==> flow/design.v <==
module control_unit (
    input wire clk,
    input wire reset,
    input wire [3:0] opcode,
    input wire zero_flag,
    input wire carry_flag,
    output reg pc_inc,
    output reg pc_load,
    output reg ir_load,
    output reg acc_load,
    output reg mar_load,
    output reg mdr_load,
    output reg addr_sel,
    output reg mem_write
);
    localparam [2:0] 
        FETCH     = 3'b000,
        DECODE    = 3'b001,
        EXECUTE   = 3'b010,
        MEM_READ  = 3'b011,
        MEM_WRITE = 3'b100;
    reg [2:0] current_state, next_state;
    always @(posedge clk or posedge reset) begin
        if (reset)
            current_state <= FETCH;
        else
            current_state <= next_state;
    end
    always @(*) begin
        next_state = current_state;  
        case (current_state)
            FETCH: next_state = DECODE;
            DECODE: next_state = EXECUTE;
            EXECUTE: begin
                case (opcode)
                    4'b0001, 4'b0010, 4'b0011: next_state = MEM_READ;  
                    4'b0100: next_state = MEM_READ;   
                    4'b0101: next_state = MEM_WRITE;  
                    4'b1001: next_state = FETCH;      
                    4'b1010: next_state = FETCH;      
                    4'b1011: next_state = FETCH;      
                    default: next_state = FETCH;
                endcase
            end
            MEM_READ: next_state = FETCH;
            MEM_WRITE: next_state = FETCH;
            default: next_state = FETCH;
        endcase
    end
always @(*) begin
    pc_inc = 1'b0;
    pc_load = 1'b0;
    ir_load = 1'b0;
    acc_load = 1'b0;
    mar_load = 1'b0;
    mdr_load = 1'b0;
    addr_sel = 1'b0;
    mem_write = 1'b0;
    case (current_state)
        FETCH: begin
            pc_inc = 1'b1;
            ir_load = 1'b1;
        end
        DECODE: begin
            mar_load = 1'b1;
        end
        EXECUTE: begin
            case (opcode)
                4'b0101: begin   
                    mdr_load = 1'b1;
                end
                4'b0110: begin   
                    acc_load = 1'b1;
                end
                4'b0111: begin   
                    acc_load = 1'b1;
                end
                4'b1000: begin   
                    acc_load = 1'b1;
                end
                4'b1001: begin   
                    pc_load = 1'b1;
                end
                4'b1010: begin   
                    pc_load = zero_flag;
                end
                4'b1011: begin   
                    pc_load = carry_flag;
                end
                default: begin   
                end
            endcase
        end
        MEM_READ: begin   
            addr_sel = 1'b1;
            acc_load = 1'b1;
        end
        MEM_WRITE: begin
            addr_sel = 1'b1;
            mem_write = 1'b1;
        end
    endcase
end
endmodule
module datapath (
    input wire clk,
    input wire reset,
    input wire [7:0] data_in,
    input wire pc_inc,
    input wire pc_load,
    input wire ir_load,
    input wire acc_load,
    input wire mar_load,
    input wire mdr_load,
    input wire addr_sel,
    output reg [7:0] instruction,
    output reg [3:0] opcode,
    output reg [3:0] operand,
    output reg [7:0] alu_result,
    output reg zero_flag,
    output reg carry_flag,
    output reg [7:0] data_out,
    output reg [7:0] address
);
    reg [7:0] pc;         
    reg [7:0] acc;        
    reg [7:0] mar;        
    reg [7:0] mdr;        
    reg       carry;      
    reg [8:0] alu_temp;   
    always @(posedge clk or posedge reset) begin
        if (reset)
            instruction <= 8'b0;
        else if (ir_load)
            instruction <= data_in;
    end
    always @(*) begin
        opcode = instruction[7:4];
        operand = instruction[3:0];
    end
    always @(posedge clk or posedge reset) begin
        if (reset)
            pc <= 8'b0;
        else if (pc_load)
            pc <= {4'b0, operand};   
        else if (pc_inc)
            pc <= pc + 1;            
    end
    always @(posedge clk or posedge reset) begin
        if (reset) begin
            acc <= 8'b0;
            carry <= 1'b0;
        end else if (acc_load) begin
            acc <= alu_result;
            carry <= alu_temp[8];
        end
    end
    always @(posedge clk or posedge reset) begin
        if (reset)
            mar <= 8'b0;
        else if (mar_load)
            mar <= {4'b0, operand};  
    end
    always @(posedge clk or posedge reset) begin
        if (reset)
            mdr <= 8'b0;
        else if (mdr_load)
            mdr <= acc;  
    end
    always @(*) begin
        alu_temp = 9'b0;
        case (opcode)
            4'b0001: alu_temp = {1'b0, acc} + {1'b0, data_in};  
            4'b0010: alu_temp = {1'b0, acc} - {1'b0, data_in};  
            4'b0011: alu_temp = acc & data_in;                  
            4'b0100: alu_temp = data_in;                        
            4'b0110: alu_temp = ~{1'b0, acc};                   
            4'b0111: alu_temp = {acc, 1'b0};                    
            4'b1000: alu_temp = {1'b0, acc[7:1]};               
            default: alu_temp = {1'b0, acc};
        endcase
        alu_result = alu_temp[7:0];
        carry_flag = carry;
        zero_flag = (acc == 8'b0);
    end
    always @(*) begin
        data_out = mdr;
        address = (addr_sel) ? mar : pc;
    end
endmodule
module cpu_8bit (
    input wire clk,
    input wire reset,
    input wire [7:0] data_in,
    output wire [7:0] data_out,
    output wire [7:0] address,
    output wire mem_write
);
    wire [7:0] instruction;
    wire [3:0] opcode;
    wire [3:0] operand;
    wire [7:0] alu_result;
    wire zero_flag;
    wire carry_flag;
    wire pc_inc;
    wire pc_load;
    wire ir_load;
    wire acc_load;
    wire mar_load;
    wire mdr_load;
    wire addr_sel;
    control_unit ctrl (
        .clk(clk),
        .reset(reset),
        .opcode(opcode),
        .zero_flag(zero_flag),
        .carry_flag(carry_flag),
        .pc_inc(pc_inc),
        .pc_load(pc_load),
        .ir_load(ir_load),
        .acc_load(acc_load),
        .mar_load(mar_load),
        .mdr_load(mdr_load),
        .addr_sel(addr_sel),
        .mem_write(mem_write)
    );
    datapath dp (
        .clk(clk),
        .reset(reset),
        .data_in(data_in),
        .pc_inc(pc_inc),
        .pc_load(pc_load),
        .ir_load(ir_load),
        .acc_load(acc_load),
        .mar_load(mar_load),
        .mdr_load(mdr_load),
        .addr_sel(addr_sel),
        .instruction(instruction),
        .opcode(opcode),
        .operand(operand),
        .alu_result(alu_result),
        .zero_flag(zero_flag),
        .carry_flag(carry_flag),
        .data_out(data_out),
        .address(address)
    );
endmodule
Settings: LEC_CHECK=0, CAP_MARGIN=20, CORE_MARGIN=2, CORE_UTILIZATION=72, MAX_ROUTING_LAYER=met4, PLACE_DENSITY=0.65, SLEW_MARGIN=20; clock period 3.33 ns.
run.sh (not shown) runs the stock make flow with config.mk's settings and CLKGATE_MAP_FILE=.
The starting point completed without violations.
Change:
Settings changed: CORE_UTILIZATION 72 to 62, MAX_ROUTING_LAYER met4 to default, PLACE_DENSITY 0.65 to default.
Clock period 3.33 ns to 5.85 ns, I/O delays scaled along.
Outcome: The new run produced a clean layout. Clock skew barely changes. First-iteration DRC count fell by 11%. Count of clock-buffer cells in the layout is unchanged. Total power drops by about 46%. Wire length decreases by 17%. Worst setup slack improved by 1900 ps.
Change:
Settings changed: CORE_UTILIZATION 62 to 40.
Clock period 5.85 ns to 3.24 ns, I/O delays scaled along.
After rerunning:
- worst setup slack degrades by 1800 ps
- routed wire length climbs by roughly a tenth
- power climbs by well over a third
- worst hold slack improves by 26 ps
- sequential share of layout area drops by 0.98 points
- area after synthesis is unchanged
Change:
Settings changed: CORE_UTILIZATION 40 to 28.
Clock period 3.24 ns to 5.85 ns, I/O delays scaled along.
Outcome: The new run finished with timing, DRC and antenna clean. Core utilization drops by 15 points. Register-to-register slack improves by 1800 ps. Worst hold slack loses 27 ps. Global-route usage went down by 6.9 points. Cell count climbs by a few percent. Combinational power came out lower by well over a third. Total power fell by well over a third. Count of clock-buffer cells in the layout increases by 1. Die area climbs by well over a third.

RTL: the design.v shown in full above, as it stands there.
export LEC_CHECK = 0
export ABC_AREA = 1
export CAP_MARGIN = 20
export CORE_MARGIN = 2
export CORE_UTILIZATION = 65
export CTS_CLUSTER_SIZE = 16
export GPL_TIMING_DRIVEN = 1
export MIN_ROUTING_LAYER = met1
export SETUP_SLACK_MARGIN = -0.25
export SLEW_MARGIN = 20
create_clock -name core_clock -period 2.49 [get_ports {clk}]
The first run completed, yet does not pass: setup timing.
Next try:
CORE_UTILIZATION = 68   (was 65)
CTS_CLUSTER_DIAMETER = 129   (was not set)
SETUP_SLACK_MARGIN = 0.62   (was -0.25)
clock period = 2.04 ns   (was 2.49 ns; I/O delays follow)
=> The new run stopped in 4_1_cts with DPL-0033; die size went down by 4.2%; synthesized area stays the same; synthesized cell count is unchanged.
Next try:
CORE_UTILIZATION = 20   (was 68)
CTS_CLUSTER_DIAMETER = not set   (was 129)
SETUP_SLACK_MARGIN = -0.25   (was 0.62)
clock period = 2.49 ns   (was 2.04 ns; I/O delays follow)
=> This time the run finished but failed the layout checks on setup timing; die size rose to 3.2 times its value; area after synthesis does not change; synthesized cell count is unchanged.
Next try:
CORE_ASPECT_RATIO = 0.5   (was not set)
CORE_UTILIZATION = 56   (was 20)
CTS_CLUSTER_DIAMETER = 331   (was not set)
PLACE_DENSITY = 0.86   (was not set)
TNS_END_PERCENT = 5   (was not set)
The new run produced a layout that fails on setup timing.
Register-to-register slack degrades by 80 ps.
Final cell count drops by 18%.
Clock-buffer cell count does not change.
Routed wire length drops by 4.3%.
Clock power drops by 10%.
Worst hold slack improves by 14 ps.
Design area drops by 3.9%.
Non-clock buffer count drops by 3.
Next try:
ABC_AREA = not set   (was 1)
CORE_ASPECT_RATIO = not set   (was 0.5)
CORE_UTILIZATION = 40   (was 56)
CTS_CLUSTER_DIAMETER = not set   (was 331)
CTS_CLUSTER_SIZE = not set   (was 16)
GPL_TIMING_DRIVEN = not set   (was 1)
MIN_ROUTING_LAYER = not set   (was met1)
PLACE_DENSITY = not set   (was 0.86)
SETUP_SLACK_MARGIN = not set   (was -0.25)
TNS_END_PERCENT = not set   (was 5)
clock period = 4.0 ns   (was 2.49 ns; I/O delays follow)
What happened: Now the flow ran to the end with no violations; synthesized cell count is lower by about 25%; worst setup slack improves by 940 ps; sequential power goes down by about 36%; utilization falls by 23 points; wire length barely changes; critical path depth falls by 12; first-iteration DRC count increases by about 10%; combinational power decreases by 41%; global-route usage falls by 6.7 points; die size goes up by 41%; final cell count decreases by about 20%.
Next try:
CORE_UTILIZATION = 55   (was 40)
CTS_CLUSTER_DIAMETER = 216   (was not set)
CTS_CLUSTER_SIZE = 100   (was not set)
SETUP_SLACK_MARGIN = -0.4   (was not set)
TNS_END_PERCENT = 15   (was not set)
The new run ran to the end with no violations.
Flip-flop count is unchanged.
Design area went down by 2.0%.
Sequential power rose by 4.5%.
Maximum frequency is lower by 1.2%.
Clock-buffer cell count drops by 1.
First-iteration DRC count increases by 2.5%.

Starts from the design.v that is shown in full above.
export LEC_CHECK = 0
export ABC_AREA = 1
export CAP_MARGIN = 20
export CORE_MARGIN = 2
export CORE_UTILIZATION = 65
export CTS_CLUSTER_DIAMETER = 129
export CTS_CLUSTER_SIZE = 16
export GPL_TIMING_DRIVEN = 1
export MIN_ROUTING_LAYER = met1
export SETUP_SLACK_MARGIN = -0.25
export SLEW_MARGIN = 20
create_clock -name core_clock -period 2.49 [get_ports {clk}]
The starting point produced a layout that fails on setup timing.
Change:
ABC_AREA = unset   (was 1)
CTS_CLUSTER_DIAMETER = unset   (was 129)
CTS_CLUSTER_SIZE = unset   (was 16)
GPL_TIMING_DRIVEN = unset   (was 1)
MIN_ROUTING_LAYER = unset   (was met1)
SETUP_SLACK_MARGIN = 0.68   (was -0.25)
clock period = 2.7 ns   (was 2.49 ns; I/O delays follow)
After rerunning: This time the run finished with timing, DRC and antenna clean; core utilization rises by 4.6 points; sequential share of layout area falls by 2.8 points; worst setup slack improved by 350 ps; via count falls by about 5%; first-iteration DRC count falls by about 12%; cell count falls by about 14%.
Change:
ABC_AREA = 1   (was unset)
CORE_UTILIZATION = 68   (was 65)
CTS_CLUSTER_SIZE = 98   (was unset)
SETUP_SLACK_MARGIN = unset   (was 0.68)
clock period = 5.85 ns   (was 2.7 ns; I/O delays follow)
The new run completed with no timing, DRC or antenna violations.
Routed wire length is lower by 20%.
Setup slack gains 2100 ps.
Sequential share of layout area is higher by 4.8 points.
Area after synthesis is lower by 3.0%.
Sequential cell count is unchanged.
Worst hold slack loses 36 ps.
Synthesized cell count is higher by about 33%.
Cell area is lower by about 16%.
Critical path depth is lower by 6.
Clock skew hardly moves.
Change:
ABC_AREA = unset   (was 1)
CORE_UTILIZATION = 66   (was 68)
CTS_CLUSTER_SIZE = unset   (was 98)
clock period = 3.33 ns   (was 5.85 ns; I/O delays follow)
=> Clock power increases by 39%; final area increases by 2.0%; power increases by 79%; core utilization decreases by 0.71 points; non-clock buffer count increases by 11; setup slack degrades by 1900 ps; die size increases by 5.8%; global-route usage decreases by 1.4 points; wire length increases by 1.1%; hold slack stays flat; flip-flop count is unchanged.
Change:
CORE_UTILIZATION = 40   (was 66)
clock period = 2.02 ns   (was 3.33 ns; I/O delays follow)
Outcome: This time the run completed, yet does not pass: setup timing; power rose by 100%; worst hold slack gains 23 ps; register-to-register slack degrades by 850 ps; cell area rises by 21%; final cell count went up by about 26%; setup slack is worse by 740 ps; clock power rose by 59%; global-route usage fell by 8.5 points; flip-flop count stays the same; critical path depth went down by 1.
Change:
CORE_UTILIZATION = 29   (was 40)
clock period = 3.24 ns   (was 2.02 ns; I/O delays follow)
Effect: The changed run produced a clean layout. Clock-buffer cell count stays the same. Global-route usage came out lower by 6.9 points. Design area is lower by about a fifth. First-iteration DRC count goes down by a quarter to a third. Clock skew grows by 5.1 ps.

Starts from the design.v that is shown in full above.
make LEC_CHECK=0 CAP_MARGIN=20 CORE_MARGIN=2 CORE_UTILIZATION=72 CTS_CLUSTER_DIAMETER=35 SETUP_SLACK_MARGIN=0.42 SLEW_MARGIN=20 finish   # period 2.7 ns
The starting point died in clock tree synthesis.
Edit:
--- a/flow/config.mk
+++ b/flow/config.mk
@@ -6,8 +6,9 @@
 export NUM_CORES = 4
 export LEC_CHECK = 0
+export ABC_AREA = 1
 export CAP_MARGIN = 20
 export CORE_MARGIN = 2
 export CORE_UTILIZATION = 72
-export CTS_CLUSTER_DIAMETER = 35
-export SETUP_SLACK_MARGIN = 0.42
+export PLACE_DENSITY = 0.65
+export SETUP_SLACK_MARGIN = -0.18
 export SLEW_MARGIN = 20
==> flow/constraint.sdc (replaced) <==
create_clock -name core_clock -period 2.14 [get_ports {clk}]
set_input_delay 0.4280 -clock core_clock [delete_from_list [all_inputs] [get_ports {clk}]]
set_output_delay 0.4280 -clock core_clock [all_outputs]
set_load 0.01 [all_outputs]
The new run failed in global routing (DPL-0038).
Die area drops by about 2.8%.
Synthesized cell count climbs by about 33%.
Synthesized area drops by about 3%.
Edit:
--- a/flow/config.mk
+++ b/flow/config.mk
@@ -6,9 +6,6 @@
 export NUM_CORES = 4
 export LEC_CHECK = 0
-export ABC_AREA = 1
 export CAP_MARGIN = 20
 export CORE_MARGIN = 2
-export CORE_UTILIZATION = 72
-export PLACE_DENSITY = 0.65
-export SETUP_SLACK_MARGIN = -0.18
+export CORE_UTILIZATION = 68
 export SLEW_MARGIN = 20
==> flow/constraint.sdc (replaced) <==
create_clock -name core_clock -period 2.71 [get_ports {clk}]
set_input_delay 0.5420 -clock core_clock [delete_from_list [all_inputs] [get_ports {clk}]]
set_output_delay 0.5420 -clock core_clock [all_outputs]
set_load 0.01 [all_outputs]
Result:
- With this change the flow ran to the end with no violations
- area after synthesis increases by a few percent
- die area goes up by a little under a tenth
- synthesized cell count shrinks by a quarter to a third
Edit:
--- a/flow/config.mk
+++ b/flow/config.mk
@@ -6,6 +6,8 @@
 export NUM_CORES = 4
 export LEC_CHECK = 0
-export CAP_MARGIN = 20
+export ABC_AREA = 1
+export CAP_MARGIN = 0
 export CORE_MARGIN = 2
-export CORE_UTILIZATION = 68
+export CORE_UTILIZATION = 72
+export PLACE_DENSITY = 0.8
 export SLEW_MARGIN = 20
What happened:
- Now the flow completed, yet does not pass: setup timing
- global-route usage goes up by 2.3 points
- critical path depth rose by 6
- count of clock-buffer cells in the layout came out lower by 1
- cell area fell by 4.4%
- routed wire length came out higher by 13%
Edit:
--- a/flow/config.mk
+++ b/flow/config.mk
@@ -7,7 +7,8 @@
 export LEC_CHECK = 0
 export ABC_AREA = 1
-export CAP_MARGIN = 0
+export CAP_MARGIN = 15
 export CORE_MARGIN = 2
 export CORE_UTILIZATION = 72
-export PLACE_DENSITY = 0.8
+export CTS_CLUSTER_DIAMETER = 393
 export SLEW_MARGIN = 20
+export TNS_END_PERCENT = 10
==> flow/constraint.sdc (replaced) <==
create_clock -name core_clock -period 2.07 [get_ports {clk}]
set_input_delay 0.4140 -clock core_clock [delete_from_list [all_inputs] [get_ports {clk}]]
set_output_delay 0.4140 -clock core_clock [all_outputs]
set_load 0.01 [all_outputs]
Now the flow stopped in clock tree synthesis with DPL-0038.
Die size is unchanged.
Synthesized cell count does not change.
Synthesized area is unchanged.
Edit:
--- a/flow/config.mk
+++ b/flow/config.mk
@@ -6,9 +6,7 @@
 export NUM_CORES = 4
 export LEC_CHECK = 0
-export ABC_AREA = 1
-export CAP_MARGIN = 15
+export CAP_MARGIN = 20
 export CORE_MARGIN = 2
 export CORE_UTILIZATION = 72
-export CTS_CLUSTER_DIAMETER = 393
+export PLACE_DENSITY = 0.65
 export SLEW_MARGIN = 20
-export TNS_END_PERCENT = 10
==> flow/constraint.sdc (replaced) <==
create_clock -name core_clock -period 3.33 [get_ports {clk}]
set_input_delay 0.6660 -clock core_clock [delete_from_list [all_inputs] [get_ports {clk}]]
set_output_delay 0.6660 -clock core_clock [all_outputs]
set_load 0.01 [all_outputs]
The new run finished clean.
Synthesized area came out higher by about 3%.
Die size went up by 2.9%.
Synthesized cell count fell by 25%.
No activity file was given, so power comes from the tool's default toggle rates.
